[design/flow/design.v]
module cordic_magphase #(
    parameter integer INPUT_WIDTH      = 16,
    parameter integer INT_WIDTH        = 32,
    parameter integer ITERATIONS       = 32,
    parameter integer GAIN_FRAC_BITS   = 28,
    parameter integer OUTPUT_FRAC_BITS = 14
) (
    input  wire                          clk,
    input  wire                          rst_n,
    input  wire                          start,
    input  wire signed [INPUT_WIDTH-1:0] x_in,
    input  wire signed [INPUT_WIDTH-1:0] y_in,
    output reg                           busy,
    output reg                           done,
    output reg  signed [INT_WIDTH-1:0]   magnitude,
    output reg  signed [INT_WIDTH-1:0]   phase
);
    localparam IDLE         = 2'd0;
    localparam ITERATE      = 2'd1;
    localparam POST_PROCESS = 2'd2;
    localparam DONE_STATE   = 2'd3;
    reg [1:0] state, state_next;
    reg signed [INT_WIDTH-1:0] x_reg, y_reg, x_next, y_next;
    reg signed [INT_WIDTH-1:0] z_reg, z_next;
    reg [5:0]                  iter_cnt, iter_cnt_next;
    reg signed [1:0] pi_correction, pi_correction_next;  
    localparam [31:0] PI_CONST32    = 32'h3243F6A8;  
    localparam [31:0] TWOPI_CONST32 = 32'h6487ED51;  
    localparam [31:0] K_INV32       = 32'd162600000;
    localparam signed [INT_WIDTH-1:0] PI_CONST    = {{(INT_WIDTH-32){PI_CONST32[31]}}, PI_CONST32};
    localparam signed [INT_WIDTH-1:0] TWOPI_CONST = {{(INT_WIDTH-32){TWOPI_CONST32[31]}}, TWOPI_CONST32};
    localparam signed [INT_WIDTH-1:0] K_INV       = {{(INT_WIDTH-32){K_INV32[31]}}, K_INV32};
    function signed [31:0] atan_lut;
        input [4:0] idx;
        begin
            case (idx)
                4'd0:  atan_lut = 32'sh0C90FDAA;
                4'd1:  atan_lut = 32'sh076B19C1;
                4'd2:  atan_lut = 32'sh03EB6EBF;
                4'd3:  atan_lut = 32'sh01FD5BA9;
                4'd4:  atan_lut = 32'sh00FFAAE0;
                4'd5:  atan_lut = 32'sh007FF55B;
                4'd6:  atan_lut = 32'sh003FFEA8;
                4'd7:  atan_lut = 32'sh001FFFDA;
                4'd8:  atan_lut = 32'sh000FFFEF;
                4'd9:  atan_lut = 32'sh0007FFFF;
                4'd10: atan_lut = 32'sh0003FFFF;
                4'd11: atan_lut = 32'sh0001FFFF;
                4'd12: atan_lut = 32'sh0000FFFF;
                4'd13: atan_lut = 32'sh00007FFF;
                4'd14: atan_lut = 32'sh00003FFF;
                4'd15: atan_lut = 32'sh00001FFF;  
                5'd16: atan_lut = 32'sh00000FFF;  
                5'd17: atan_lut = 32'sh000007FF;  
                5'd18: atan_lut = 32'sh000003FF;  
                5'd19: atan_lut = 32'sh000001FF;  
                5'd20: atan_lut = 32'sh000000FF;  
                5'd21: atan_lut = 32'sh0000007F;  
                5'd22: atan_lut = 32'sh0000003F;  
                5'd23: atan_lut = 32'sh0000001F;  
                5'd24: atan_lut = 32'sh0000000F;  
                5'd25: atan_lut = 32'sh00000007;  
                5'd26: atan_lut = 32'sh00000003;  
                5'd27: atan_lut = 32'sh00000001;  
                default: atan_lut = 32'sh00000000;  
            endcase
        end
    endfunction
    wire signed [47:0] mag_prod = x_reg * K_INV;  
    wire signed [INT_WIDTH-1:0] mag_corr = mag_prod >>> GAIN_FRAC_BITS;
    reg  signed [INT_WIDTH-1:0] phase_tmp;
    always @(posedge clk or negedge rst_n) begin
        if (!rst_n) begin
            state     <= IDLE;
            busy      <= 1'b0;
            done      <= 1'b0;
            x_reg     <= 0;
            y_reg     <= 0;
            z_reg     <= 0;
            iter_cnt  <= 0;
            magnitude <= 0;
            phase     <= 0;
            pi_correction <= 2'sd0;
        end else begin
            state    <= state_next;
            x_reg    <= x_next;
            y_reg    <= y_next;
            z_reg    <= z_next;
            iter_cnt <= iter_cnt_next;
            pi_correction <= pi_correction_next;
            busy     <= (state_next != IDLE) && (state_next != DONE_STATE);
            done     <= (state_next == DONE_STATE);
            if (state_next == DONE_STATE) begin
                magnitude <= ((mag_corr < 0) ? -mag_corr : mag_corr) << OUTPUT_FRAC_BITS;
                case (pi_correction)
                    -2'sd1: phase_tmp = z_next - PI_CONST;
                    2'sd0:  phase_tmp = z_next;
                    default: phase_tmp = z_next + PI_CONST;
                endcase
                if (phase_tmp > PI_CONST)
                    phase_tmp = phase_tmp - TWOPI_CONST;
                else if (phase_tmp < -PI_CONST)
                    phase_tmp = phase_tmp + TWOPI_CONST;
                phase <= phase_tmp;
            end
        end
    end
    always @* begin
        state_next          = state;
        x_next              = x_reg;
        y_next              = y_reg;
        z_next              = z_reg;
        iter_cnt_next       = iter_cnt;
        pi_correction_next  = pi_correction;
        case (state)
            IDLE, DONE_STATE: begin
                if (start) begin
                    x_next = {{(INT_WIDTH-INPUT_WIDTH){x_in[INPUT_WIDTH-1]}}, x_in};
                    y_next = {{(INT_WIDTH-INPUT_WIDTH){y_in[INPUT_WIDTH-1]}}, y_in};
                    if (x_next < 0) begin
                        x_next = -x_next;
                        y_next = -y_next;
                        pi_correction_next = (y_next >= 0) ? 2'sd1 : -2'sd1;
                    end else begin
                        pi_correction_next = 2'sd0;
                    end
                    z_next        = 0;
                    iter_cnt_next = 0;
                    state_next    = ITERATE;
                end else begin
                    state_next    = IDLE;
                end
            end
            ITERATE: begin
                if (iter_cnt < ITERATIONS) begin
                    if (y_reg >= 0) begin
                        x_next = x_reg + (y_reg >>> iter_cnt);
                        y_next = y_reg - (x_reg >>> iter_cnt);
                        z_next = z_reg + atan_lut(iter_cnt[4:0]);
                    end else begin
                        x_next = x_reg - (y_reg >>> iter_cnt);
                        y_next = y_reg + (x_reg >>> iter_cnt);
                        z_next = z_reg - atan_lut(iter_cnt[4:0]);
                    end
                    iter_cnt_next = iter_cnt + 1'b1;
                    if (iter_cnt == ITERATIONS-1)
                        state_next = POST_PROCESS;
                end else begin
                    state_next = POST_PROCESS;
                end
            end
            POST_PROCESS: begin
                state_next = DONE_STATE;
            end
            default: state_next = IDLE;
        endcase
    end
endmodule
[design/flow/run.sh]
#!/bin/bash
# the make line also repeats each setting of config.mk as NAME=value (left out here)
make -C /OpenROAD-flow-scripts/flow DESIGN_CONFIG=/design/flow/config.mk WORK_HOME=/design/flow/orfs CLKGATE_MAP_FILE= finish
[design/flow/config.mk]
export PLATFORM = sky130hd
export DESIGN_NAME = cordic_magphase
export DESIGN_NICKNAME = cordic_magphase
export VERILOG_FILES = /design/flow/design.v
export SDC_FILE = /design/flow/constraint.sdc
export NUM_CORES = 4
export LEC_CHECK = 0
export CAP_MARGIN = 20
export CORE_MARGIN = 2
export CORE_UTILIZATION = 71
export PLACE_DENSITY_LB_ADDON = 0.01
export SETUP_SLACK_MARGIN = -0.63
export SLEW_MARGIN = 20
[design/flow/constraint.sdc]
create_clock -name core_clock -period 6.58 [get_ports {clk}]
set_input_delay 1.3160 -clock core_clock [delete_from_list [all_inputs] [get_ports {clk}]]
set_output_delay 1.3160 -clock core_clock [all_outputs]
set_load 0.01 [all_outputs]
==> GITHUB_STEP_SUMMARY, run 1 <==
### Yosys + OpenROAD results

| Metric | Value |
|---|---|
| Global route overflow | `46` |
| Core area | `0.0418 mm²` |
| RD Place Congestion | `1.07` |
| Yosys top cell area share | `14.9%` |
| Synth Area in Compound Gates | `21.3%` |
| Synth warnings | `1` |
| Asr flop ratio synth | `100%` |
| Status | `stopped before the end` |
| Mapped Cells | `3625` |
| XORs/XNORs by Area | `7.21%` |
| Yosys cell count | `3625` |
| Sequential area share after synthesis | `13.4%` |
| Root buffer cell | `clkbuf_16` |
| Fail Step | `global routing (5_1_grt)` |
| GRT Util Overall | `76.8%` |
| DIE HEIGHT | `209 µm` |
| DP Wirelength | `86300 µm` |
| Synth cell types | `115` |
| H-tree depth | `4` |
| Simple-Gate Area Share | `16.2%` |
| Flops after synth | `160` |
| Post-synth EDFFs | `0` |
| Dominant Register Cell | `dfrtp_1` |
| First Error | `[ERROR GRT-0232] Routing congestion too high. Check the congestion heatmap in the GUI.` |
| Syn Area/Cell | `8.24 µm²` |
| Die area | `0.0437 mm²` |
| Number of cell rows | `75` |
| Port buffer count | `86` |
| Synthesized chip area reported by yosys | `0.0299 mm²` |
| Main logic family | `adder cells` |
| Adder-cell area share of the yosys netlist | `26.6%` |
| Top cells by count | `ha_1, inv_1, nand2_1` |
| Mux share | `7.99%` |
| Fp_density | `71.5%` |
| Die W | `209 µm` |
| I/O pins | `101` |
| Dpl cell area | `0.0364 mm²` |
| Top area cell types | `ha_1, dfrtp_1, fa_1` |
| Cell Area, Synth | `0.0299 mm²` |
| Post-synth top area cell | `ha_1` |
| CTS Sinks | `160` |
| Inserted Clock Buffers | `17` |
| Clock buffer depth | `2` |
## metrics by stage
stage / worst slack (ps) / std cells / utilization (%) / TNS, ps
detailed placement: -1080 / 4809 / 87.2 / -41830
CTS: -769 / 4859 / 89.9 / -34600
global placement: -670 / 4809 / 87.2 / -24740
floorplan: -765 / 3638 / - / -25500
## what timing repair did
item / 4_1_cts
gates resized: 64
pin swaps: 33
hold buffers: 0
setup buffers: 19
gates cloned: 3
setup endpoints to repair: 52
## routing by layer
metal | GRT overflow | GRT usage [%]
met2 | 23 | 94.4
met4 | 22 | 79.6
met1 | 0 | 74.2
met5 | 0 | 32.5
met3 | 1 | 62.1
==> run 2, diff against run 1 <==
Settings changed: ABC_AREA from default to 1, PLACE_DENSITY_LB_ADDON 0.01 to default, SETUP_SLACK_MARGIN -0.63 to default.
Clock period 6.58 ns to 19.0 ns, I/O delays scaled along.
==> run 2 against run 1 <==
Net effect: the run now finishes clean; die size up 9.1%; area after synthesis up 9.3%; synthesized cell count rose by 42%.
==> GITHUB_STEP_SUMMARY, run 2 <==
## PnR job results

| Metric | Value |
|---|---|
| Status | `complete, no violations` |
| Nets | `5677` |
| DP Wirelength | `84600 µm (-1.9%)` |
| Late-Pin Clk Latency | `510 ps` |
| Adder-cell area share of the yosys netlist | `24.3% (-2.3 points)` |
| Remaining DRCs | `0` |
| Data arrival time of the worst path | `9620 ps` |
| Critical Path End Type | `flop` |
| Vias in the first global route | `33700` |
| CTS Sinks | `160 (unchanged)` |
| Initial antenna violation count | `3` |
| Required time worst endpoint | `19450 ps` |
| PostCTS Resize Cnt | `0 (-100%)` |
| Top cells by count | `nand2_1, inv_1, nor2_1` |
| WL final | `111000 µm` |
| Dpl cell area | `0.0336 mm² (-7.6%)` |
| Syn Area/Cell | `6.36 µm² (-23%)` |
| Yosys top cell area share | `17.1% (+2.2 points)` |
| Length of routed met2 wiring | `47600 µm` |
| Final setup viols | `0` |
| Top area cell types | `nand2_1, ha_1, dfrtp_1` |
| DIE HEIGHT | `218 µm (+4.5%)` |
| H-tree depth | `4 (unchanged)` |
| Worst r2r src | `iter_cnt[0]` |
| CTS tree | `built` |
| Core area | `0.0454 mm² (+8.7%)` |
| Synthesized chip area reported by yosys | `0.0326 mm² (+9.3%)` |
| Critical Path Source Type | `flop` |
| Setup TNS | `0 ps` |
| First-pass GRT wire length | `175000 µm` |
| Cell Area, Synth | `0.0326 mm² (+9.3%)` |
| Mapped Cells | `5135 (+42%)` |
| Simple-Gate Area Share | `30.4% (+14 points)` |
| Hold Path Origin | `phase[4]` |
| Worst-Margin Slew | `1120 ps` |
| Synth cell types | `64 (-44%)` |
| Fmax | `109 MHz` |
| Met3 routed WL | `13900 µm` |
| Synthesis-to-finish area growth | `5.00%` |
| Dominant Register Cell | `dfrtp_1` |
| Slew margin rel. | `25.0%` |
| Hold EP | `phase[4]` |
| Crit. path cell count | `45` |
| Post-synth top area cell | `nand2_1` |
| Yosys cell count | `5135 (+42%)` |
| Fp_density | `71.9% (+0.42 points)` |
| Detailed-routing wirelength on met1 | `42800 µm` |
| Cell with the most instances after synthesis | `nand2_1` |
| Synth warnings | `1 (unchanged)` |
| RD Place Congestion | `1.05 (-1.5%)` |
| Uppermost routed layer | `met5` |
| Pre-antenna DRT Iters | `9` |
| Root buffer cell | `clkbuf_16` |
| Worst Setup EP | `phase[27]` |
| R2R Setup Slk | `9830 ps` |
| Crit Reg-Reg Endpoint | `phase[27]` |
| Buf+Inv Stages, Crit Path | `6` |
| Sequential area share after synthesis | `12.3% (-1.1 points)` |
| Die W | `218 µm (+4.5%)` |
| CP most frequent cell | `nand2_1` |
| RSZ-0062 raised after global routing | `false` |
| Port buffer count | `86 (unchanged)` |
| Flops after synth | `160 (unchanged)` |
| CP startpoint | `iter_cnt[0]` |
| Final ANT Viol Nets | `0` |
| Final Hold Violation Tally | `0` |
| Period utilization | `48.2%` |
| Setup repair bufs after CTS | `0 (-19)` |
| Post-CTS Hold Fix Bufs | `0 (unchanged)` |
| Hold Path Class | `reg2reg` |
| Post-synth EDFFs | `0 (unchanged)` |
| I/O pins | `101 (unchanged)` |
| Vias post-DR | `35400` |
| Crit path kind | `reg2reg` |
| CTS clk-pin slew, worst paths | `70 ps` |
| CP max stage delay | `900 ps` |
| Number of OpenROAD warnings | `45` |
| GRT Util Overall | `46.8%` |
| Routed len/inst | `19.5 µm` |
| Global route overflow | `0` |
| Worst Hold Path Cells | `2` |
| CP max stage cell | `dfrtp_2` |
| Asr flop ratio synth | `100% (unchanged)` |
| Iteration-0 DRC Markers | `4839` |
| DR vias/cell | `6.18` |
| Largest net degree at the start of global routing | `61` |
| Max-Cap Viols | `0` |
| Number of cell rows | `78 (+4.0%)` |
| XORs/XNORs by Area | `5.26% (-2.0 points)` |
| Worst Reg2Reg Path Length in Cells | `45` |
| Inserted Clock Buffers | `17 (unchanged)` |
| Die area | `0.0477 mm² (+9.1%)` |
| Cell family with most CP delay | `simple AND/OR/NAND/NOR gates` |
| CP Max Fanout | `57` |
| Clock buffer depth | `2 (unchanged)` |
| Mux share | `1.05% (-6.9 points)` |
| Final instance area | `0.0343 mm²` |
| Fin crit period | `9170 ps` |
| Synth Area in Compound Gates | `14.6% (-6.6 points)` |
| Main logic family | `simple AND/OR/NAND/NOR gates` |
| Max-slew violations | `0` |
| Clk_skew | `13.9 ps` |
run 2: layout make-up:
class	count	area, µm²
Multi-Input combinational cell	4007	24800
Fill cell	3655	11100
Sequential cell	160	4010
Inverter	814	3060
Timing Repair Buffer	112	1060
Tap cell	600	751
Clock buffer	19	443
Clock inverter	13	176
Antenna cell	1	2.50
run 2: through the flow:
| step | util (%) | hold WS [ps] | setup slack (ps) | instances |
|---|---|---|---|---|
| floorplan | - | 349 | 11870 | 5148 |
| global placement | 74.1 | 462 | 10140 | 5693 |
| detailed placement | 74.1 | 464 | 9920 | 5693 |
| CTS | 75.5 | 482 | 10160 | 5725 |
| global route | 75.5 | 504 | 9050 | 5725 |
| finish | 75.5 | 477 | 9830 | 5726 |
run 2: metal layers:
layer,track usage [%],vias up
met2,71.5,2387
met5,0,-
met3,11.5,577
met1,60.5,16000
met4,26.0,4
li1,-,16400
==> run 3, diff against run 2 <==
Settings changed: CELL_PAD_IN_SITES_DETAIL_PLACEMENT from default to 0, CELL_PAD_IN_SITES_GLOBAL_PLACEMENT from default to 0, CORE_ASPECT_RATIO from default to 0.85, CORE_UTILIZATION 71 to 72, CTS_CLUSTER_DIAMETER from default to 170, HOLD_SLACK_MARGIN from default to -0.1, PLACE_DENSITY from default to 0.76, SETUP_SLACK_MARGIN from default to 2.03, SLEW_MARGIN 20 to 10.
Clock period 19.0 ns to 6.96 ns, I/O delays scaled along.
==> run 3 against run 2 <==
Net effect: the run now fails in global routing (5_1_grt); area after synthesis unchanged; die size down 1.4%; synthesized cell count is the same.
==> GITHUB_STEP_SUMMARY, run 3 <==
### Yosys + OpenROAD results

| Metric | Value |
|---|---|
| Status | `stopped before the end` |
| Fail Step | `global routing (5_1_grt)` |
| First Error | `[ERROR GRT-0232] Routing congestion too high. Check the congestion heatmap in the GUI.` |
| Number of cell rows | `71 (-9.0%)` |
| CTS Sinks | `160 (unchanged)` |
| Cell with the most instances after synthesis | `nand2_1` |
| Asr flop ratio synth | `100% (unchanged)` |
| DP Wirelength | `84500 µm (-0.16%)` |
| DP Cell Count | `5723 (+0.53%)` |
| Synthesized chip area reported by yosys | `0.0326 mm² (unchanged)` |
| H-tree depth | `4 (unchanged)` |
| RD Place Congestion | `1.10 (+4.5%)` |
| Cell Area, Synth | `0.0326 mm² (unchanged)` |
| Core area | `0.0445 mm² (-1.9%)` |
| Synth Area in Compound Gates | `14.6% (unchanged)` |
| Die area | `0.0471 mm² (-1.4%)` |
| Sequential area share after synthesis | `12.3% (unchanged)` |
| Inserted Clock Buffers | `17 (unchanged)` |
| Dominant Register Cell | `dfrtp_1` |
| Mapped Cells | `5135 (unchanged)` |
| Post-synth EDFFs | `0 (unchanged)` |
| Global route overflow | `4137` |
| Post-synth top area cell | `nand2_1` |
| XORs/XNORs by Area | `5.26% (unchanged)` |
| Yosys cell count | `5135 (unchanged)` |
| Die W | `235 µm (+7.6%)` |
| Root buffer cell | `clkbuf_16` |
| I/O pins | `101 (unchanged)` |
| Syn Area/Cell | `6.36 µm² (unchanged)` |
| GRT Util Overall | `103%` |
| Mux share | `1.05% (unchanged)` |
| Fp_density | `73.4% (+1.4 points)` |
| Yosys top cell area share | `17.1% (unchanged)` |
| Synth warnings | `1 (unchanged)` |
| Adder-cell area share of the yosys netlist | `24.3% (unchanged)` |
| Top area cell types | `nand2_1, ha_1, dfrtp_1` |
| Synth cell types | `64 (unchanged)` |
| Port buffer count | `86 (unchanged)` |
| Main logic family | `simple AND/OR/NAND/NOR gates` |
| Flops after synth | `160 (unchanged)` |
| Clock buffer depth | `2 (unchanged)` |
| Simple-Gate Area Share | `30.4% (unchanged)` |
| Post-CTS Hold Fix Bufs | `0 (unchanged)` |
| DIE HEIGHT | `200 µm (-8.3%)` |
| Top cells by count | `nand2_1, inv_1, nor2_1` |
run 3: what timing repair did:
item / in CTS
cloned: 20
pin swaps: 250
setup endpoints to repair: 96
buffers inserted: 267
gates resized: 697
endpoints found under the hold margin: 0
run 3: layer usage:
layer | GRT usage [%] | GRT overflow
met5 | 64.7 | 16
met3 | 81.8 | 90
met2 | 131 | 3070
met1 | 92.4 | 108
met4 | 114 | 853
run 3: metrics by stage:
stage               cell area, µm²  setup WS [ps]  hold slack [ps]
CTS                          40300            565              483
floorplan                    33500            899              349
detailed placement           34700            217              464
global placement             34700            337              463
==> run 4, diff against run 3 <==
Settings changed: ABC_AREA 1 to default, CELL_PAD_IN_SITES_DETAIL_PLACEMENT 0 to default, CELL_PAD_IN_SITES_GLOBAL_PLACEMENT 0 to default, CORE_ASPECT_RATIO 0.85 to default, CORE_UTILIZATION 72 to 65, CTS_CLUSTER_DIAMETER 170 to default, HOLD_SLACK_MARGIN -0.1 to default, MAX_ROUTING_LAYER from default to met4, PLACE_DENSITY 0.76 to default, SETUP_SLACK_MARGIN 2.03 to default, SLEW_MARGIN 10 to 30.
Clock period 6.96 ns to 8.58 ns, I/O delays scaled along.
==> run 4 against run 3 <==
Net effect: synthesized cell count decreased by 29%; die size increased by 1.3%; the run now finishes clean; area after synthesis decreased by 8.5%.
==> GITHUB_STEP_SUMMARY, run 4 <==
## PnR job results

| Metric | Value |
|---|---|
| Post-CTS Hold Fix Bufs | `0 (unchanged)` |
| Slew margin rel. | `27.6%` |
| Fin crit period | `8310 ps` |
| CP max stage cell | `dfrtp_2` |
| Simple-Gate Area Share | `16.2% (-14 points)` |
| Ant diodes | `0` |
| Nets | `4216` |
| Top area cell types | `ha_1, dfrtp_1, fa_1` |
| Routed len/inst | `22.2 µm` |
| Final ANT Viol Nets | `0` |
| Hold Path Class | `reg2reg` |
| Initial antenna violation count | `0` |
| GR peak layer | `met2` |
| Clock buffer depth | `2 (unchanged)` |
| RD Place Congestion | `1.09 (-0.84%)` |
| GR Util met3 | `6.47%` |
| Sequential area share after synthesis | `13.4% (+1.1 points)` |
| Worst Hold Path Cells | `1` |
| Data arrival time of the worst path | `8760 ps` |
| Yosys cell count | `3625 (-29%)` |
| Post-synth top area cell | `ha_1` |
| Vias in the first global route | `27900` |
| Crit. path cell count | `33` |
| CP startpoint | `iter_cnt[2]` |
| Fmax | `120 MHz` |
| Number of OpenROAD warnings | `45` |
| Setup slack after layout | `268 ps` |
| CTS clk-pin slew, worst paths | `80 ps` |
| Worst r2r src | `iter_cnt[2]` |
| Dpl cell area | `0.0314 mm² (-9.6%)` |
| Hold EP | `phase[24]` |
| Crit Reg-Reg Endpoint | `phase[28]` |
| Critical Path End Type | `flop` |
| Main logic family | `adder cells` |
| Hold Path Origin | `phase[24]` |
| Required time worst endpoint | `9020 ps` |
| Buf+Inv Stages, Crit Path | `4` |
| Synthesis-to-finish area growth | `7.67%` |
| H-tree depth | `4 (unchanged)` |
| Mapped Cells | `3625 (-29%)` |
| Final Hold Violation Tally | `0` |
| Yosys top cell area share | `14.9% (-2.2 points)` |
| Synth cell types | `115 (+80%)` |
| Flops after synth | `160 (unchanged)` |
| R2R Setup Slk | `270 ps` |
| CP max stage delay | `580 ps` |
| Asr flop ratio synth | `100% (unchanged)` |
| Port buffer count | `86 (unchanged)` |
| Largest net degree at the start of global routing | `89` |
| First-pass GRT wire length | `150000 µm` |
| GRT Util Overall | `41.1%` |
| Pre-CTS setup slack | `380 ps (+162 ps)` |
| Final setup viols | `0` |
| CTS tree | `built` |
| Met2 usage | `66.8%` |
| Setup TNS | `0 ps` |
| Core area | `0.0454 mm² (+2.0%)` |
| Final instance area | `0.0322 mm²` |
| WL final | `94700 µm` |
| Worst-Margin Slew | `1090 ps` |
| Inserted Clock Buffers | `17 (unchanged)` |
| Critical Path Source Type | `flop` |
| Crit path kind | `reg2reg` |
| Global route overflow | `0` |
| DP Wirelength | `73600 µm (-13%)` |
| Worst Reg2Reg Path Length in Cells | `33` |
| Max-slew violations | `0` |
| Top cells by count | `ha_1, inv_1, nand2_1` |
| Adder-cell area share of the yosys netlist | `26.6% (+2.3 points)` |
| Fp_density | `65.8% (-7.5 points)` |
| Synth warnings | `1 (unchanged)` |
| I/O pins | `101 (unchanged)` |
| Die W | `218 µm (-7.1%)` |
| XORs/XNORs by Area | `7.21% (+2.0 points)` |
| Die area | `0.0477 mm² (+1.3%)` |
| Synthesized chip area reported by yosys | `0.0299 mm² (-8.5%)` |
| Remaining DRCs | `0` |
| Clk_skew | `19.9 ps` |
| Status | `complete, no violations` |
| Worst Setup EP | `phase[28]` |
| Root buffer cell | `clkbuf_16` |
| Dominant Register Cell | `dfrtp_1` |
| CTS Sinks | `160 (unchanged)` |
| Synth Area in Compound Gates | `21.3% (+6.6 points)` |
| DIE HEIGHT | `218 µm (+9.0%)` |
| Post-synth EDFFs | `0 (unchanged)` |
| Cell Area, Synth | `0.0299 mm² (-8.5%)` |
| Vias post-DR | `28600` |
| Pre-antenna DRT Iters | `7` |
| DR vias/cell | `6.71` |
| Cell family with most CP delay | `AND-OR/OR-AND gates` |
| Met1 Track Usage GR | `49.1%` |
| CP Max Fanout | `32` |
| Late-Pin Clk Latency | `510 ps` |
| Syn Area/Cell | `8.24 µm² (+30%)` |
| CP most frequent cell | `ha_1` |
| Mux share | `7.99% (+6.9 points)` |
| Period utilization | `96.9%` |
| Iteration-0 DRC Markers | `2748` |
| Max-Cap Viols | `0` |
| Number of cell rows | `78 (+9.9%)` |
run 4: final cells by class:
type	count	area, µm²
Clock inverter	15	183
Fill cell	3572	13200
Tap cell	600	751
Inverter	359	1350
Sequential cell	160	4020
Multi-Input combinational cell	2939	23900
Timing Repair Buffer	174	1540
Clock buffer	17	425
run 4: layer usage:
| metal | part of all wire [%] | wire [µm] | vias up |
|---|---|---|---|
| met1 | 39 | 36600 | 13700 |
| met3 | 7.6 | 7210 | 406 |
| met4 | 6.0 | 5670 | 0 |
| li1 | - | - | 12900 |
| met2 | 48 | 45200 | 1520 |
| met5 | 0 | 0 | - |
run 4: stage by stage:
| step | cells | utilization, % | hold WS, ps |
|---|---|---|---|
| floorplan | 3638 | - | 363 |
| global placement | 4225 | 69.1 | 469 |
| detailed placement | 4225 | 69.1 | 494 |
| CTS | 4257 | 70.5 | 512 |
| global route | 4264 | 70.9 | 544 |
| finish | 4264 | 70.9 | 512 |
run 4: timing repair:
action	4_1_cts	5_1_grt
endpoints found under the setup margin	0	33
setup buffers	0	7
gates resized	0	27
hold endpoints to repair	0	0
==> run 5, diff against run 4 <==
Settings changed: CELL_PAD_IN_SITES_GLOBAL_PLACEMENT from default to 3, CORE_UTILIZATION 65 to 59, CTS_CLUSTER_DIAMETER from default to 243, CTS_CLUSTER_SIZE from default to 88, GPL_TIMING_DRIVEN from default to 0, PLACE_DENSITY_LB_ADDON from default to 0.13, SLEW_MARGIN 30 to 5.
Clock period 8.58 ns to 11.1 ns, I/O delays scaled along.
==> run 5 against run 4 <==
Net effect: the flow now stops in global placement without I/O (3_1_place_gp_skip_io); synthesized cell count unchanged; die size increased by 10%; area after synthesis unchanged.
==> GITHUB_STEP_SUMMARY, run 5 <==
### Yosys + OpenROAD results

| Metric | Value |
|---|---|
| Synthesized chip area reported by yosys | `0.0299 mm² (unchanged)` |
| Top cells by count | `ha_1, inv_1, nand2_1` |
| Fail Step | `global placement without I/O (3_1_place_gp_skip_io)` |
| Asr flop ratio synth | `100% (unchanged)` |
| Post-synth top area cell | `ha_1` |
| Die area | `0.0524 mm² (+10%)` |
| XORs/XNORs by Area | `7.21% (unchanged)` |
| Main logic family | `adder cells` |
| Top area cell types | `ha_1, dfrtp_1, fa_1` |
| Flops after synth | `160 (unchanged)` |
| Fp_density | `59.7% (-6.2 points)` |
| Number of cell rows | `82 (+5.1%)` |
| Synth Area in Compound Gates | `21.3% (unchanged)` |
| Synth cell types | `115 (unchanged)` |
| Core area | `0.0501 mm² (+10%)` |
| Die W | `229 µm (+4.9%)` |
| Simple-Gate Area Share | `16.2% (unchanged)` |
| Mapped Cells | `3625 (unchanged)` |
| Post-synth EDFFs | `0 (unchanged)` |
| Synth warnings | `1 (unchanged)` |
| Yosys cell count | `3625 (unchanged)` |
| DIE HEIGHT | `229 µm (+4.9%)` |
| Sequential area share after synthesis | `13.4% (unchanged)` |
| Dominant Register Cell | `dfrtp_1` |
| Yosys top cell area share | `14.9% (unchanged)` |
| First Error | `[ERROR FLW-0024] Place density exceeds 1.0 (current PLACE_DENSITY_LB_ADDON =  0.13). Please check if the value of  PLACE_DENSITY_LB_ADDON is between 0 and 0.99.` |
| Adder-cell area share of the yosys netlist | `26.6% (unchanged)` |
| Syn Area/Cell | `8.24 µm² (unchanged)` |
| Cell Area, Synth | `0.0299 mm² (unchanged)` |
| Mux share | `7.99% (unchanged)` |
| Status | `stopped before the end` |
==> run 6, diff against run 5 <==
Settings changed: ABC_AREA from default to 0, CELL_PAD_IN_SITES_DETAIL_PLACEMENT from default to 2, CORE_ASPECT_RATIO from default to 0.73, CORE_MARGIN 2 to 7, CORE_UTILIZATION 59 to 71, CTS_CLUSTER_DIAMETER 243 to 367, CTS_CLUSTER_SIZE 88 to default, GPL_TIMING_DRIVEN 0 to default, MAX_ROUTING_LAYER met4 to met5, MIN_ROUTING_LAYER from default to met1, PLACE_DENSITY_LB_ADDON 0.13 to 0.11, SETUP_SLACK_MARGIN from default to 0.49, SLEW_MARGIN 5 to 20, TNS_END_PERCENT from default to 65.
Clock period 11.1 ns to 6.44 ns, I/O delays scaled along.
==> run 6 against run 5 <==
Net effect: the run again fails in global placement without I/O (3_1_place_gp_skip_io); synthesized cell count unchanged; die size shrank 8.3%; area after synthesis stayed put.
==> GITHUB_STEP_SUMMARY, run 6 <==
### Yosys + OpenROAD results

| Metric | Value |
|---|---|
| Dominant Register Cell | `dfrtp_1` |
| Yosys top cell area share | `14.9% (unchanged)` |
| Synth cell types | `115 (unchanged)` |
| Main logic family | `adder cells` |
| Yosys cell count | `3625 (unchanged)` |
| Asr flop ratio synth | `100% (unchanged)` |
| First Error | `[ERROR FLW-0024] Place density exceeds 1.0 (current PLACE_DENSITY_LB_ADDON =  0.11). Please check if the value of  PLACE_DENSITY_LB_ADDON is between 0 and 0.99.` |
| Synth warnings | `1 (unchanged)` |
| Post-synth top area cell | `ha_1` |
| Syn Area/Cell | `8.24 µm² (unchanged)` |
| Top cells by count | `ha_1, inv_1, nand2_1` |
| Post-synth EDFFs | `0 (unchanged)` |
| Flops after synth | `160 (unchanged)` |
| Die W | `254 µm (+11%)` |
| Status | `stopped before the end` |
| Adder-cell area share of the yosys netlist | `26.6% (unchanged)` |
| Simple-Gate Area Share | `16.2% (unchanged)` |
| Sequential area share after synthesis | `13.4% (unchanged)` |
| Cell Area, Synth | `0.0299 mm² (unchanged)` |
| Mapped Cells | `3625 (unchanged)` |
| Synth Area in Compound Gates | `21.3% (unchanged)` |
| Core area | `0.0411 mm² (-18%)` |
| Synthesized chip area reported by yosys | `0.0299 mm² (unchanged)` |
| Fp_density | `72.7% (+13 points)` |
| Number of cell rows | `63 (-23%)` |
| Die area | `0.0481 mm² (-8.3%)` |
| Mux share | `7.99% (unchanged)` |
| XORs/XNORs by Area | `7.21% (unchanged)` |
| Fail Step | `global placement without I/O (3_1_place_gp_skip_io)` |
| Top area cell types | `ha_1, dfrtp_1, fa_1` |
| DIE HEIGHT | `189 µm (-17%)` |
==> run 7, diff against run 6 <==
Settings changed: ABC_AREA 0 to 1, CELL_PAD_IN_SITES_DETAIL_PLACEMENT 2 to default, CELL_PAD_IN_SITES_GLOBAL_PLACEMENT 3 to 1, CORE_ASPECT_RATIO 0.73 to default, CORE_MARGIN 7 to 2, CORE_UTILIZATION 71 to 40, CTS_CLUSTER_DIAMETER 367 to 381, CTS_CLUSTER_SIZE from default to 16, MAX_ROUTING_LAYER met5 to default, MIN_ROUTING_LAYER met1 to default, SETUP_SLACK_MARGIN 0.49 to default, TNS_END_PERCENT 65 to default.
Clock period 6.44 ns to 20.0 ns, I/O delays scaled along.
==> run 7 against run 6 <==
Net effect: synthesized cell count increased by 42%; area after synthesis up 9.3%; die size rose by 75%; the run now finishes clean.
==> GITHUB_STEP_SUMMARY, run 7 <==
## PnR job results

| Metric | Value |
|---|---|
| DP Wirelength | `90000 µm` |
| Buf+Inv Stages, Crit Path | `8` |
| Synthesized chip area reported by yosys | `0.0326 mm² (+9.3%)` |
| Hold Path Class | `reg2reg` |
| CP most frequent cell | `nand2_1` |
| DIE HEIGHT | `290 µm (+53%)` |
| Late-Pin Clk Latency | `540 ps` |
| Routed len/inst | `18.0 µm` |
| Setup TNS | `0 ps` |
| Synth warnings | `1 (unchanged)` |
| GRT Util Overall | `26.6%` |
| Simple-Gate Area Share | `30.4% (+14 points)` |
| Crit. path cell count | `48` |
| Clock buffer depth | `2` |
| Asr flop ratio synth | `100% (unchanged)` |
| Pre-CTS setup slack | `10730 ps` |
| Port buffer count | `86` |
| Post-CTS Hold Fix Bufs | `0` |
| Syn Area/Cell | `6.36 µm² (-23%)` |
| Top area cell types | `nand2_1, ha_1, dfrtp_1` |
| Max-slew violations | `0` |
| R2R Setup Slk | `11180 ps` |
| CP max stage cell | `dfrtp_2` |
| Util after Layout | `43.3%` |
| Worst r2r src | `iter_cnt[0]` |
| Core area | `0.0807 mm² (+96%)` |
| First-pass GRT wire length | `174000 µm` |
| Global route overflow | `0` |
| Mapped Cells | `5135 (+42%)` |
| RSZ-0062 raised after global routing | `false` |
| Crit path kind | `reg2reg` |
| Fp_density | `40.5% (-32 points)` |
| Die area | `0.0839 mm² (+75%)` |
| Yosys top cell area share | `17.1% (+2.2 points)` |
| Die W | `290 µm (+14%)` |
| Number of cell rows | `104 (+65%)` |
| Slew margin rel. | `34.0%` |
| Ant diodes | `0` |
| Worst Hold Path Cells | `2` |
| Nets | `5683` |
| WL final | `111000 µm` |
| Hold EP | `magnitude[27]` |
| Worst Reg2Reg Path Length in Cells | `48` |
| Cell with the most instances after synthesis | `nand2_1` |
| Period utilization | `44.1%` |
| Vias in the first global route | `30700` |
| CTS Sinks | `160` |
| Top cells by count | `nand2_1, inv_1, nor2_1` |
| Fin crit period | `8820 ps` |
| Flops after synth | `160 (unchanged)` |
| CTS tree | `built` |
| Sequential area share after synthesis | `12.3% (-1.1 points)` |
| Data arrival time of the worst path | `9240 ps` |
| Hold Path Origin | `magnitude[27]` |
| Synthesis-to-finish area growth | `6.91%` |
| Dpl cell area | `0.0343 mm²` |
| Critical Path End Type | `flop` |
| Fmax | `113 MHz` |
| CTS clk-pin slew, worst paths | `90 ps` |
| Final Hold Violation Tally | `0` |
| Setup repair bufs after CTS | `0` |
| Largest net degree at the start of global routing | `85` |
| Cell Area, Synth | `0.0326 mm² (+9.3%)` |
| Dominant Register Cell | `dfrtp_1` |
| Worst Setup EP | `phase[30]` |
| Critical Path Source Type | `flop` |
| Initial antenna violation count | `1` |
| Setup slack after layout | `11180 ps` |
| Yosys cell count | `5135 (+42%)` |
| Inserted Clock Buffers | `17` |
| Crit Reg-Reg Endpoint | `phase[30]` |
| CP max stage delay | `880 ps` |
| Main logic family | `simple AND/OR/NAND/NOR gates` |
| Vias post-DR | `32400` |
| Number of OpenROAD warnings | `43` |
| Root buffer cell | `clkbuf_16` |
| RD Place Congestion | `0.960` |
| Synth Area in Compound Gates | `14.6% (-6.6 points)` |
| DR vias/cell | `5.23` |
| Mux share | `1.05% (-6.9 points)` |
| PostCTS Resize Cnt | `0` |
| Required time worst endpoint | `20420 ps` |
| CP Max Fanout | `48` |
| Final instance area | `0.0349 mm²` |
| H-tree depth | `4` |
| I/O pins | `101` |
| CP startpoint | `iter_cnt[0]` |
| Adder-cell area share of the yosys netlist | `24.3% (-2.3 points)` |
| Synth cell types | `64 (-44%)` |
| Clk_skew | `23.1 ps` |
| Post-synth top area cell | `nand2_1` |
| Iteration-0 DRC Markers | `2344` |
| XORs/XNORs by Area | `5.26% (-2.0 points)` |
| Pre-antenna DRT Iters | `7` |
| Final ANT Viol Nets | `0` |
| Worst-Margin Slew | `989 ps` |
| Max-Cap Viols | `0` |
| Post-synth EDFFs | `0 (unchanged)` |
| Status | `complete, no violations` |
| Remaining DRCs | `0` |
| Cell family with most CP delay | `simple AND/OR/NAND/NOR gates` |
| Final setup viols | `0` |
==> run 7: final cells by class <==
class / count / area (µm²)
Inverter: 814 / 3060
Timing Repair Buffer: 118 / 1100
Clock inverter: 15 / 199
Sequential cell: 160 / 4010
Clock buffer: 17 / 425
Multi-Input combinational cell: 4007 / 24800
Tap cell: 1060 / 1330
Fill cell: 8783 / 45800
==> run 7: per-layer routing <==
metal / part of all wire [%] / GRT usage, %
met4: 1.7 / 5.63
met5: 0.0072 / 0
met1: 51 / 40.3
met2: 42 / 40.1
met3: 4.8 / 2.97
==> run 7: through the flow <==
stage	hold WS, ps	std cells
3_3_place_gp	462	6159
2_1_floorplan	349	5148
3_5_place_dp	465	6159
6_report	481	6191
5_1_grt	501	6191
4_1_cts	486	6191
==> run 8, diff against run 7 <==
Settings changed: ABC_AREA 1 to default, CELL_PAD_IN_SITES_GLOBAL_PLACEMENT 1 to default, CORE_UTILIZATION 40 to 71, CTS_CLUSTER_DIAMETER 381 to default, CTS_CLUSTER_SIZE 16 to default, PLACE_DENSITY_LB_ADDON 0.11 to 0.01, SETUP_SLACK_MARGIN from default to -0.6, TNS_END_PERCENT from default to 5.
Clock period 20.0 ns to 6.5 ns, I/O delays scaled along.
==> run 8 against run 7 <==
Net effect: the run now fails in global routing (5_1_grt); area after synthesis decreased by 8.5%; synthesized cell count decreased by 29%; die size decreased by 48%.
==> GITHUB_STEP_SUMMARY, run 8 <==
### Yosys + OpenROAD results

| Metric | Value |
|---|---|
| Flops after synth | `160 (unchanged)` |
| DP Wirelength | `87700 µm (-2.5%)` |
| Top cells by count | `ha_1, inv_1, nand2_1` |
| Fp_density | `71.5% (+31 points)` |
| Core area | `0.0418 mm² (-48%)` |
| XORs/XNORs by Area | `7.21% (+2.0 points)` |
| Yosys top cell area share | `14.9% (-2.2 points)` |
| First Error | `[ERROR GRT-0232] Routing congestion too high. Check the congestion heatmap in the GUI.` |
| Post-synth top area cell | `ha_1` |
| Cell Area, Synth | `0.0299 mm² (-8.5%)` |
| CTS Sinks | `160 (unchanged)` |
| Inserted Clock Buffers | `17 (unchanged)` |
| Dominant Register Cell | `dfrtp_1` |
| Mapped Cells | `3625 (-29%)` |
| Number of cell rows | `75 (-28%)` |
| DP Cell Count | `4840 (-21%)` |
| Syn Area/Cell | `8.24 µm² (+30%)` |
| Die area | `0.0437 mm² (-48%)` |
| Asr flop ratio synth | `100% (unchanged)` |
| H-tree depth | `4 (unchanged)` |
| Port buffer count | `86 (unchanged)` |
| Dpl cell area | `0.0366 mm² (+6.8%)` |
| Sequential area share after synthesis | `13.4% (+1.1 points)` |
| Synthesized chip area reported by yosys | `0.0299 mm² (-8.5%)` |
| Post-synth EDFFs | `0 (unchanged)` |
| Status | `stopped before the end` |
| I/O pins | `101 (unchanged)` |
| Post-CTS Hold Fix Bufs | `0 (unchanged)` |
| Synth Area in Compound Gates | `21.3% (+6.6 points)` |
| Root buffer cell | `clkbuf_16` |
| Global route overflow | `763` |
| Die W | `209 µm (-28%)` |
| DIE HEIGHT | `209 µm (-28%)` |
| Simple-Gate Area Share | `16.2% (-14 points)` |
| Synth cell types | `115 (+80%)` |
| Clock buffer depth | `2 (unchanged)` |
| Mux share | `7.99% (+6.9 points)` |
| RD Place Congestion | `1.11 (+15%)` |
| Top area cell types | `ha_1, dfrtp_1, fa_1` |
| Adder-cell area share of the yosys netlist | `26.6% (+2.3 points)` |
| Main logic family | `adder cells` |
| Yosys cell count | `3625 (-29%)` |
| Fail Step | `global routing (5_1_grt)` |
| Synth warnings | `1 (unchanged)` |
| GRT Util Overall | `87.9%` |
-- run 8: routing by layer --
layer	overflow	GRT usage, %
met2	415	101
met1	22	86.9
met4	289	92.5
met3	31	75.1
met5	6	45.2
-- run 8: what timing repair did --
| item | 4_1_cts |
|---|---|
| setup buffers | 13 |
| pin swaps | 51 |
| resized | 116 |
| endpoints found under the setup margin | 55 |
-- run 8: through the flow --
step                setup WS, ps  utilization, %
global placement            -846            87.7
CTS                         -939            90.8
detailed placement         -1300            87.7
floorplan                   -845               -
==> run 9, diff against run 8 <==
Settings changed: ABC_AREA from default to 1, CELL_PAD_IN_SITES_DETAIL_PLACEMENT from default to 0, CELL_PAD_IN_SITES_GLOBAL_PLACEMENT from default to 0, CORE_ASPECT_RATIO from default to 0.85, CORE_UTILIZATION 71 to 72, CTS_CLUSTER_DIAMETER from default to 170, HOLD_SLACK_MARGIN from default to -0.1, PLACE_DENSITY from default to 0.76, PLACE_DENSITY_LB_ADDON 0.01 to default, SETUP_SLACK_MARGIN -0.6 to default, TNS_END_PERCENT 5 to default.
Clock period 6.5 ns to 7.9 ns, I/O delays scaled along.
==> run 9 against run 8 <==
Net effect: the run now finishes clean; area after synthesis rose by 9.3%; die size up 7.7%; synthesized cell count grew 42%.
==> GITHUB_STEP_SUMMARY, run 9 <==
## PnR job results

| Metric | Value |
|---|---|
| Status | `complete, no violations` |
| GRT Util Overall | `44.4%` |
| Fmax | `134 MHz` |
| Dominant Register Cell | `dfrtp_1` |
| Synth warnings | `1 (unchanged)` |
| Clk_skew | `15.3 ps` |
| Vias post-DR | `35000` |
| Inserted Clock Buffers | `17 (unchanged)` |
| H-tree depth | `4 (unchanged)` |
| Post-synth top area cell | `nand2_1` |
| Dpl cell area | `0.0338 mm² (-7.7%)` |
| Cell with the most instances after synthesis | `nand2_1` |
| Synth Area in Compound Gates | `14.6% (-6.6 points)` |
| I/O pins | `101 (unchanged)` |
| Worst r2r src | `x_reg[3]` |
| Max-slew violations | `0` |
| CTS Sinks | `160 (unchanged)` |
| Global route overflow | `0` |
| CP max stage cell | `dfrtp_1` |
| Worst Reg2Reg Path Length in Cells | `31` |
| Hold Path Class | `reg2reg` |
| Setup slack after layout | `423 ps` |
| Post-synth EDFFs | `0 (unchanged)` |
| DIE HEIGHT | `200 µm (-4.2%)` |
| CP Max Fanout | `10` |
| Fin crit period | `7480 ps` |
| Fp_density | `73.4% (+1.8 points)` |
| Yosys top cell area share | `17.1% (+2.2 points)` |
| Final ANT Viol Nets | `0` |
| Core area | `0.0445 mm² (+6.6%)` |
| Synth cell types | `64 (-44%)` |
| Period utilization | `94.6%` |
| Crit path kind | `reg2reg` |
| Data arrival time of the worst path | `7920 ps` |
| CTS tree | `built` |
| Worst Hold Path Cells | `2` |
| Worst-Margin Slew | `1160 ps` |
| Asr flop ratio synth | `100% (unchanged)` |
| Cell Area, Synth | `0.0326 mm² (+9.3%)` |
| Vias in the first global route | `32900` |
| Synthesized chip area reported by yosys | `0.0326 mm² (+9.3%)` |
| Final instance area | `0.0345 mm²` |
| CP startpoint | `x_reg[3]` |
| Number of cell rows | `71 (-5.3%)` |
| Crit Reg-Reg Endpoint | `magnitude[28]` |
| Clock buffer depth | `2 (unchanged)` |
| Pre-CTS setup slack | `474 ps (+1780 ps)` |
| Main logic family | `simple AND/OR/NAND/NOR gates` |
| Initial antenna violation count | `4` |
| Nets | `5701` |
| Synthesis-to-finish area growth | `5.59%` |
| Required time worst endpoint | `8340 ps` |
| Root buffer cell | `clkbuf_16` |
| Flops after synth | `160 (unchanged)` |
| CP max stage delay | `680 ps` |
| Adder-cell area share of the yosys netlist | `24.3% (-2.3 points)` |
| Crit. path cell count | `31` |
| Simple-Gate Area Share | `30.4% (+14 points)` |
| R2R Setup Slk | `420 ps` |
| DP Wirelength | `83200 µm (-5.1%)` |
| DR vias/cell | `6.11` |
| Buf+Inv Stages, Crit Path | `6` |
| Top area cell types | `nand2_1, ha_1, dfrtp_1` |
| Setup TNS | `0 ps` |
| Die W | `235 µm (+12%)` |
| Final setup viols | `0` |
| Hold EP | `phase[28]` |
| Critical Path End Type | `flop` |
| Pre-antenna DRT Iters | `7` |
| Port buffer count | `86 (unchanged)` |
| Routed len/inst | `18.5 µm` |
| Syn Area/Cell | `6.36 µm² (-23%)` |
| WL final | `106000 µm` |
| CTS clk-pin slew, worst paths | `70 ps` |
| Critical Path Source Type | `flop` |
| Hold Path Origin | `phase[28]` |
| Cell family with most CP delay | `adder cells` |
| Max-Cap Viols | `0` |
| First-pass GRT wire length | `169000 µm` |
| Top cells by count | `nand2_1, inv_1, nor2_1` |
| XORs/XNORs by Area | `5.26% (-2.0 points)` |
| Util after Layout | `77.5%` |
| Mux share | `1.05% (-6.9 points)` |
| Worst Setup EP | `magnitude[28]` |
| Remaining DRCs | `0` |
| Hold slack | `477 ps` |
| Iteration-0 DRC Markers | `4295` |
| RD Place Congestion | `1.13 (+1.8%)` |
| Late-Pin Clk Latency | `510 ps` |
| Largest net degree at the start of global routing | `96` |
| Mapped Cells | `5135 (+42%)` |
| Number of OpenROAD warnings | `45` |
| Yosys cell count | `5135 (+42%)` |
| Final Hold Violation Tally | `0` |
| Slew margin rel. | `22.4%` |
| Die area | `0.0471 mm² (+7.7%)` |
| Sequential area share after synthesis | `12.3% (-1.1 points)` |
[run 9: through the flow]
| step | std cells |
|---|---|
| after CTS | 5730 |
| after global placement | 5698 |
| after floorplan | 5148 |
| after detailed placement | 5698 |
| final | 5736 |
| after global routing | 5736 |
[run 9: final cells by class]
cell class | instances | area (µm²)
Multi-Input combinational cell | 4009 | 24800
Fill cell | 3578 | 10000
Sequential cell | 160 | 4010
Inverter | 814 | 3060
Timing Repair Buffer | 134 | 1230
Tap cell | 584 | 731
Clock buffer | 18 | 439
Clock inverter | 14 | 178
Antenna cell | 3 | 7.51
[run 9: per-layer routing]
layer / up-vias / global-route usage [%] / routed length [µm]
li1: 16500 / - / -
met1: 15800 / 60.8 / 43200
met2: 2322 / 65.7 / 44100
met3: 409 / 11.9 / 14200
met4: 2 / 19.9 / 4670
met5: - / 0 / 12
[run 9: timing repair]
| item | in CTS | in global routing |
|---|---|---|
| hold buffers | 0 | 0 |
| buffers inserted | 0 | 1 |
| gates resized | 0 | 6 |
| endpoints found under the setup margin | 0 | 35 |
| hold endpoints to repair | 0 | 0 |
==> run 10, diff against run 9 <==
Settings changed: CELL_PAD_IN_SITES_DETAIL_PLACEMENT 0 to default, CELL_PAD_IN_SITES_GLOBAL_PLACEMENT 0 to default, CORE_ASPECT_RATIO 0.85 to default, CORE_UTILIZATION 72 to 68, CTS_CLUSTER_DIAMETER 170 to 352, CTS_CLUSTER_SIZE from default to 100, HOLD_SLACK_MARGIN -0.1 to default, PLACE_DENSITY 0.76 to 0.41, TNS_END_PERCENT from default to 5.
Clock period 7.9 ns to 11.3 ns, I/O delays scaled along.
==> run 10 against run 9 <==
Net effect: first-iteration DRC count is 20% lower; critical path depth is 10 higher; largest cell class unchanged; via count is 2.9% lower.
==> GITHUB_STEP_SUMMARY, run 10 <==
## PnR job results

| Metric | Value |
|---|---|
| Status | `complete, no violations` |
| H-tree depth | `4 (unchanged)` |
| Hold EP | `phase[6]` |
| Final Hold Violation Tally | `0 (unchanged)` |
| Worst Reg2Reg Path Length in Cells | `41 (+32%)` |
| Required time worst endpoint | `11680 ps (+3340 ps)` |
| Largest net degree at the start of global routing | `63 (-34%)` |
| Die area | `0.0498 mm² (+5.8%)` |
| Cell with the most instances after synthesis | `nand2_1` |
| Worst Hold Path Cells | `2 (unchanged)` |
| Synthesized chip area reported by yosys | `0.0326 mm² (unchanged)` |
| Final setup viols | `0 (unchanged)` |
| Post-CTS Hold Fix Bufs | `0 (unchanged)` |
| Syn Area/Cell | `6.36 µm² (unchanged)` |
| Adder-cell area share of the yosys netlist | `24.3% (unchanged)` |
| Vias in the first global route | `32300 (-1.9%)` |
| Remaining DRCs | `0 (unchanged)` |
| Clock buffer depth | `2 (unchanged)` |
| RSZ-0062 raised after global routing | `false` |
| Cell family with most CP delay | `simple AND/OR/NAND/NOR gates` |
| PostCTS Resize Cnt | `0 (unchanged)` |
| CP max stage cell | `a21oi_1` |
| CTS clk-pin slew, worst paths | `70 ps (about the same)` |
| CP most frequent cell | `nand2_1` |
| Buf+Inv Stages, Crit Path | `4 (-2)` |
| Inserted Clock Buffers | `17 (unchanged)` |
| Crit path kind | `reg2reg` |
| Synth warnings | `1 (unchanged)` |
| Routed len/inst | `17.7 µm (-4.2%)` |
| Number of OpenROAD warnings | `45 (unchanged)` |
| RD Place Congestion | `1.04 (-7.4%)` |
| DR vias/cell | `5.92 (-3.0%)` |
| Fmax | `113 MHz (-15%)` |
| Slew margin rel. | `32.6% (+10 points)` |
| Synth Area in Compound Gates | `14.6% (unchanged)` |
| Cell Area, Synth | `0.0326 mm² (unchanged)` |
| Number of cell rows | `80 (+13%)` |
| Port buffer count | `86 (unchanged)` |
| DIE HEIGHT | `223 µm (+11%)` |
| Hold Path Origin | `phase[6]` |
| Data arrival time of the worst path | `9190 ps (+1270 ps)` |
| Top cells by count | `nand2_1, inv_1, nor2_1` |
| Asr flop ratio synth | `100% (unchanged)` |
| Crit Reg-Reg Endpoint | `phase[1]` |
| CTS tree | `built` |
| Fin crit period | `8810 ps (+1330 ps)` |
| Max-slew violations | `0 (unchanged)` |
| Initial antenna violation count | `1 (-3)` |
| First-pass GRT wire length | `164000 µm (-3.0%)` |
| Final ANT Viol Nets | `0 (unchanged)` |
| Critical Path Source Type | `flop` |
| DP Wirelength | `81300 µm (-2.4%)` |
| Dominant Register Cell | `dfrtp_1` |
| Simple-Gate Area Share | `30.4% (unchanged)` |
| Hold slack | `477 ps (+0.00200 ps)` |
| Die W | `223 µm (-5.0%)` |
| WL final | `102000 µm (-4.1%)` |
| CP Max Fanout | `32 (+22)` |
| R2R Setup Slk | `2490 ps (+2070 ps)` |
| Mapped Cells | `5135 (unchanged)` |
| CP max stage delay | `830 ps (+150 ps)` |
| Core area | `0.0475 mm² (+6.8%)` |
| Yosys top cell area share | `17.1% (unchanged)` |
| CP startpoint | `iter_cnt[1]` |
| Critical Path End Type | `flop` |
| Root buffer cell | `clkbuf_16` |
| Sequential area share after synthesis | `12.3% (unchanged)` |
| Main logic family | `simple AND/OR/NAND/NOR gates` |
| GRT Util Overall | `41.2% (-3.3 points)` |
| I/O pins | `101 (unchanged)` |
| Max-Cap Viols | `0 (unchanged)` |
| Iteration-0 DRC Markers | `3450 (-20%)` |
| Post-synth top area cell | `nand2_1` |
| Post-synth EDFFs | `0 (unchanged)` |
| Global route overflow | `0 (unchanged)` |
| Setup TNS | `0 ps (unchanged)` |
| XORs/XNORs by Area | `5.26% (unchanged)` |
| Late-Pin Clk Latency | `500 ps (about the same)` |
| Flops after synth | `160 (unchanged)` |
| Yosys cell count | `5135 (unchanged)` |
| Pre-antenna DRT Iters | `7 (unchanged)` |
| Synthesis-to-finish area growth | `5.01%` |
| CTS Sinks | `160 (unchanged)` |
| Crit. path cell count | `41 (+32%)` |
| Top area cell types | `nand2_1, ha_1, dfrtp_1` |
| Ant diodes | `0 (-3)` |
| Worst Setup EP | `phase[1]` |
| Setup repair bufs after CTS | `0 (unchanged)` |
| Worst-Margin Slew | `1010 ps (-152 ps)` |
| Vias post-DR | `34000 (-2.9%)` |
| Nets | `5678 (-0.40%)` |
| Hold Path Class | `reg2reg` |
| Synth cell types | `64 (unchanged)` |
| Fp_density | `68.7% (-4.7 points)` |
| Mux share | `1.05% (unchanged)` |
| Clk_skew | `15.2 ps (-0.0761 ps)` |
| Worst r2r src | `iter_cnt[1]` |
| Period utilization | `78.0% (-17 points)` |
run 10: layer usage:
| layer | wire length, µm | track usage, % |
|---|---|---|
| met5 | 14 | 0 |
| met2 | 44000 | 63.8 |
| met1 | 42900 | 56.4 |
| met4 | 4350 | 17.7 |
| met3 | 10500 | 7.53 |
run 10: area by class of cell:
| class | count | area (µm²) |
|---|---|---|
| inverters | 814 | 3060 |
| flip-flops and latches | 160 | 4010 |
| clock inverters | 12 | 160 |
| repair buffers | 113 | 1060 |
| multi-input cells | 4007 | 24800 |
| fillers | 4159 | 13300 |
| well taps | 615 | 769 |
| clock buffers | 20 | 437 |
run 10: through the flow:
step | setup slack [ps] | instances | cell area [µm²] | util, %
2_1_floorplan | 4760 | 5148 | 32700 | -
3_3_place_gp | 2200 | 5709 | 33700 | 70.8
3_5_place_dp | 2530 | 5709 | 33700 | 70.8
4_1_cts | 2490 | 5741 | 34300 | 72.1
5_1_grt | 1720 | 5741 | 34300 | 72.1
6_report | 2490 | 5741 | 34300 | 72.1
==> run 11, diff against run 10 <==
Settings changed: ABC_AREA 1 to default, CORE_UTILIZATION 68 to 58, CTS_CLUSTER_DIAMETER 352 to default, CTS_CLUSTER_SIZE 100 to default, PLACE_DENSITY 0.41 to default, TNS_END_PERCENT 5 to default.
Clock period 11.3 ns to 10.8 ns, I/O delays scaled along.
==> run 11 against run 10 <==
Net effect: still clean; synthesized cell count decreased by 29%; design area decreased by 7.2%; flip-flop count unchanged; setup slack got worse by 1300 ps; clock-buffer cell count decreased by 3; die size increased by 7.1%; wire length decreased by 6.6%; first-iteration DRC count decreased by 31%; critical path type unchanged; highest routed layer is now met4.
==> GITHUB_STEP_SUMMARY, run 11 <==
## PnR job results

| Metric | Value |
|---|---|
| Max-slew violations | `0 (unchanged)` |
| Synthesis-to-finish area growth | `6.48%` |
| Post-synth EDFFs | `0 (unchanged)` |
| First-pass GRT wire length | `150000 µm (-8.9%)` |
| Post-CTS Hold Fix Bufs | `0 (unchanged)` |
| Setup repair bufs after CTS | `0 (unchanged)` |
| Dpl cell area | `0.0312 mm² (-7.3%)` |
| Global route overflow | `0 (unchanged)` |
| Sequential area share after synthesis | `13.4% (+1.1 points)` |
| Ant diodes | `0 (unchanged)` |
| Crit Reg-Reg Endpoint | `phase[7]` |
| Crit path kind | `reg2reg` |
| DP Cell Count | `4274 (-25%)` |
| Max-Cap Viols | `0 (unchanged)` |
| Synth cell types | `115 (+80%)` |
| Hold Path Class | `reg2reg` |
| Largest net degree at the start of global routing | `88 (+40%)` |
| Critical Path End Type | `flop` |
| Fmax | `104 MHz (-8.1%)` |
| Critical Path Source Type | `flop` |
| Simple-Gate Area Share | `16.2% (-14 points)` |
| Routed len/inst | `22.1 µm (+24%)` |
| CP max stage delay | `920 ps (+90 ps)` |
| Flops after synth | `160 (unchanged)` |
| Pre-antenna DRT Iters | `6 (-1)` |
| CP max stage cell | `dfrtp_2` |
| Worst Reg2Reg Path Length in Cells | `37 (-9.8%)` |
| Worst-Margin Slew | `1120 ps (+107 ps)` |
| Fin crit period | `9590 ps (+781 ps)` |
| Post-synth top area cell | `ha_1` |
| CP startpoint | `iter_cnt[1]` |
| Inserted Clock Buffers | `17 (unchanged)` |
| Worst Setup EP | `phase[7]` |
| Fill count | `4562 (+9.7%)` |
| Asr flop ratio synth | `100% (unchanged)` |
| Cell Area, Synth | `0.0299 mm² (-8.5%)` |
| Die area | `0.0533 mm² (+7.1%)` |
| DP Wirelength | `73400 µm (-9.7%)` |
| Hold Path Origin | `magnitude[14]` |
| Worst r2r src | `iter_cnt[1]` |
| Mapped Cells | `3625 (-29%)` |
| Buf+Inv Stages, Crit Path | `4 (unchanged)` |
| Fp_density | `58.5% (-10 points)` |
| Final setup viols | `0 (unchanged)` |
| Setup slack after layout | `1210 ps (-1280 ps)` |
| H-tree depth | `4 (unchanged)` |
| Syn Area/Cell | `8.24 µm² (+30%)` |
| Dominant Register Cell | `dfrtp_1` |
| Initial antenna violation count | `1 (unchanged)` |
| Layout Cells excl Fill | `4307 (-25%)` |
| CTS clk-pin slew, worst paths | `80 ps (about the same)` |
| Synth warnings | `1 (unchanged)` |
| RD Place Congestion | `1.00 (-4.2%)` |
| Synth Area in Compound Gates | `21.3% (+6.6 points)` |
| Iteration-0 DRC Markers | `2390 (-31%)` |
| Slew margin rel. | `25.5% (-7.1 points)` |
| Crit. path cell count | `37 (-9.8%)` |
| RSZ-0062 raised after global routing | `false` |
| Number of cell rows | `83 (+3.8%)` |
| Vias in the first global route | `27200 (-16%)` |
| DIE HEIGHT | `231 µm (+3.5%)` |
| Clk_skew | `15.7 ps (+0.494 ps)` |
| Final instance area | `0.0318 mm² (-7.2%)` |
| Core area | `0.0511 mm² (+7.5%)` |
| Root buffer cell | `clkbuf_16` |
| Adder-cell area share of the yosys netlist | `26.6% (+2.3 points)` |
| Top cells by count | `ha_1, inv_1, nand2_1` |
| Top area cell types | `ha_1, dfrtp_1, fa_1` |
| Period utilization | `88.8% (+11 points)` |
| GRT Util Overall | `35.8% (-5.4 points)` |
| Vias post-DR | `27700 (-18%)` |
| CTS tree | `built` |
| Late-Pin Clk Latency | `510 ps (about the same)` |
| R2R Setup Slk | `1210 ps (-1280 ps)` |
| Worst Hold Path Cells | `2 (unchanged)` |
| Synthesized chip area reported by yosys | `0.0299 mm² (-8.5%)` |
| Port buffer count | `86 (unchanged)` |
| Mux share | `7.99% (+6.9 points)` |
| Nets | `4179 (-26%)` |
| Yosys cell count | `3625 (-29%)` |
| I/O pins | `101 (unchanged)` |
| Hold EP | `magnitude[14]` |
| Number of OpenROAD warnings | `45 (unchanged)` |
| Pre-CTS setup slack | `1400 ps (-1130 ps)` |
| Setup TNS | `0 ps (unchanged)` |
| Remaining DRCs | `0 (unchanged)` |
| Die W | `231 µm (+3.5%)` |
| Clock buffer depth | `2 (unchanged)` |
| Yosys top cell area share | `14.9% (-2.2 points)` |
| Main logic family | `adder cells` |
| CTS Sinks | `160 (unchanged)` |
| Status | `complete, no violations` |
| CP most frequent cell | `a21oi_1` |
| Data arrival time of the worst path | `9980 ps (+790 ps)` |
| WL final | `95000 µm (-6.6%)` |
| CP Max Fanout | `40 (+25%)` |
| Required time worst endpoint | `11190 ps (-490 ps)` |
| DR vias/cell | `6.44 (+8.7%)` |
| Cell family with most CP delay | `AND-OR/OR-AND gates` |
| XORs/XNORs by Area | `7.21% (+2.0 points)` |
| PostCTS Resize Cnt | `0 (unchanged)` |
| Final Hold Violation Tally | `0 (unchanged)` |
| Final ANT Viol Nets | `0 (unchanged)` |
==> run 11: per-stage QoR <==
step	hold slack, ps	util, %
6_report	498	62.2
3_3_place_gp	468	61.1
2_1_floorplan	363	-
5_1_grt	535	62.2
3_5_place_dp	481	61.1
4_1_cts	501	62.2
==> run 11: routing by layer <==
layer | up-vias | GRT usage [%] | routed length [µm]
met5 | - | 0 | 0
met4 | 0 | 18.4 | 5120
met3 | 308 | 5.22 | 5700
met2 | 1180 | 60.8 | 45700
met1 | 13400 | 44.1 | 38500
li1 | 12900 | - | -
==> run 11: final cells by class <==
| cell class | count | area, µm² | share of cell area [%] |
|---|---|---|---|
| Clock inverter | 15 | 156 | 0.492 |
| Sequential cell | 160 | 4020 | 12.6 |
| Timing Repair Buffer | 137 | 1240 | 3.91 |
| Tap cell | 680 | 851 | 2.68 |
| Inverter | 359 | 1350 | 4.24 |
| Multi-Input combinational cell | 2939 | 23800 | 74.7 |
| Clock buffer | 17 | 425 | 1.34 |
